==> indigo <==
// CED
module  CED(
  input  clk,
  input  rst,
  input  enable,
  output reg ird,
  input  [7:0] idata,	
  output reg [13:0] iaddr,
  output reg cwr_mag_0,
  output reg [12:0] cdata_mag_wr0,
  output reg crd_mag_0,
  input  [12:0] cdata_mag_rd0,
  output reg [13:0] caddr_mag_0,
  output reg cwr_ang_0,
  output reg [12:0] cdata_ang_wr0,
  output reg crd_ang_0,
  input  [12:0] cdata_ang_rd0,
  output reg [13:0] caddr_ang_0,
  output reg cwr1,
  output reg [12:0] cdata_wr1,
  output reg crd1,
  input  [12:0] cdata_rd1,
  output reg [13:0] caddr_1,
  output reg cwr2,
  output reg [12:0] cdata_wr2,
  output reg [13:0] caddr_2,
  output done
);
==> flow/config.mk <==
export PLATFORM = sky130hd
export DESIGN_NAME = CED
export DESIGN_NICKNAME = CED
export VERILOG_FILES = /design/flow/design.v
export SDC_FILE = /design/flow/constraint.sdc
export NUM_CORES = 4
export LEC_CHECK = 0
export ABC_AREA = 1
export CAP_MARGIN = 20
export CORE_MARGIN = 2
export CORE_UTILIZATION = 72
export CTS_CLUSTER_DIAMETER = 354
export CTS_CLUSTER_SIZE = 14
export PLACE_DENSITY_LB_ADDON = 0.24
export SLEW_MARGIN = 20
==> flow/constraint.sdc <==
create_clock -name core_clock -period 3.52 [get_ports {clk}]
set_input_delay 0.7040 -clock core_clock [delete_from_list [all_inputs] [get_ports {clk}]]
set_output_delay 0.7040 -clock core_clock [all_outputs]
set_load 0.01 [all_outputs]
run.sh (not shown) runs the stock make flow with config.mk's settings and CLKGATE_MAP_FILE=.
==> cedar (differences from indigo) <==
- ABC_AREA: 1 -> default
- CORE_ASPECT_RATIO: default -> 0.51
- CORE_MARGIN: 2 -> 10
- CORE_UTILIZATION: 72 -> 25
- CTS_CLUSTER_DIAMETER: 354 -> default
- CTS_CLUSTER_SIZE: 14 -> default
- HOLD_SLACK_MARGIN: default -> -0.03
- MAX_ROUTING_LAYER: default -> met5
- MIN_ROUTING_LAYER: default -> met2
- PLACE_DENSITY_LB_ADDON: 0.24 -> default
- SETUP_SLACK_MARGIN: default -> 2.3
==> flow/constraint.sdc (replaced) <==
create_clock -name core_clock -period 7.88 [get_ports {clk}]
set_input_delay 1.5760 -clock core_clock [delete_from_list [all_inputs] [get_ports {clk}]]
set_output_delay 1.5760 -clock core_clock [all_outputs]
set_load 0.01 [all_outputs]
==> zinc (differences from indigo) <==
- ABC_AREA: 1 -> default
- CORE_UTILIZATION: 72 -> 68
- CTS_CLUSTER_DIAMETER: 354 -> default
- CTS_CLUSTER_SIZE: 14 -> 36
- PLACE_DENSITY_LB_ADDON: 0.24 -> default
==> flow/constraint.sdc (replaced) <==
create_clock -name core_clock -period 3.37 [get_ports {clk}]
set_input_delay 0.6740 -clock core_clock [delete_from_list [all_inputs] [get_ports {clk}]]
set_output_delay 0.6740 -clock core_clock [all_outputs]
set_load 0.01 [all_outputs]
==> maple (differences from indigo) <==
- ABC_AREA: 1 -> default
- CTS_CLUSTER_DIAMETER: 354 -> 228
- CTS_CLUSTER_SIZE: 14 -> 36
- PLACE_DENSITY_LB_ADDON: 0.24 -> default
- SETUP_SLACK_MARGIN: default -> 0.2
==> flow/constraint.sdc (replaced) <==
create_clock -name core_clock -period 3.37 [get_ports {clk}]
set_input_delay 0.6740 -clock core_clock [delete_from_list [all_inputs] [get_ports {clk}]]
set_output_delay 0.6740 -clock core_clock [all_outputs]
set_load 0.01 [all_outputs]
==> results <==
Status: cedar finished clean; zinc finished with violations; maple did not finish; indigo finished with violations
Failing step: cedar -; zinc -; maple global routing (5_1_grt); indigo -
Reasons for failing layout checks: cedar -; zinc setup timing; maple -; indigo setup timing
Multi-input gate area in the final layout: cedar 0.0118 sq mm; zinc 0.0131 sq mm; maple -; indigo 0.0125 sq mm
Critical path buffer and inverter count: cedar 1; zinc 1; maple -; indigo 3
Proportion of power drawn by flip-flops and latches: cedar 0.476; zinc 0.456; maple -; indigo 0.537
Leakage power: cedar 12.0 nW; zinc 14.5 nW; maple -; indigo 14.9 nW
Initial core utilization: cedar 0.253; zinc 0.692; maple 0.734; indigo 0.730
Latency at later pin: cedar 610 ps; zinc 590 ps; maple -; indigo 560 ps
Maximum fanout encountered on the critical timing path: cedar 12; zinc 5; maple -; indigo 5
Number of warnings in the stage logs: cedar 48; zinc 50; maple -; indigo 47
Worst setup path endpoint: cedar cdata_wr1[3]; zinc mag0[11]; maple -; indigo mag0[12]
Proportion of netlist area held by the largest area contributor: cedar 0.425; zinc 0.425; maple 0.425; indigo 0.402
Met3 WL post-DR: cedar 32400 um; zinc 12000 um; maple -; indigo 10400 um
Flop share of the area: cedar 0.365; zinc 0.323; maple -; indigo 0.341
Mapped Avg Cell Area: cedar 9.57 sq um; zinc 9.57 sq um; maple 9.57 sq um; indigo 7.93 sq um
Largest stage delay on the critical path: cedar 480 ps; zinc 730 ps; maple -; indigo 440 ps
Power drawn by the sequential cells: cedar 2.04 mW; zinc 4.76 mW; maple -; indigo 4.51 mW
CP max-delay cell: cedar sky130_fd_sc_hd__clkdlybuf4s50_1; zinc sky130_fd_sc_hd__o21ai_1; maple -; indigo sky130_fd_sc_hd__dfrtp_1
Crit path capture type: cedar primary output; zinc register; maple -; indigo register
Worst Hold Margin: cedar 475 ps; zinc 476 ps; maple -; indigo 459 ps
Switching Share: cedar 0.249; zinc 0.234; maple -; indigo 0.235
Worst voltage drop across the vdd grid: cedar 0.136 mV; zinc 0.358 mV; maple -; indigo 0.369 mV
Non-filler instance count after layout: cedar 3737; zinc 3352; maple -; indigo 3779
Tot Pwr: cedar 4.28 mW; zinc 10.4 mW; maple -; indigo 8.40 mW
Yosys stat cell total: cedar 2352; zinc 2352; maple 2352; indigo 2995
Power and IR drop assume default switching activity.
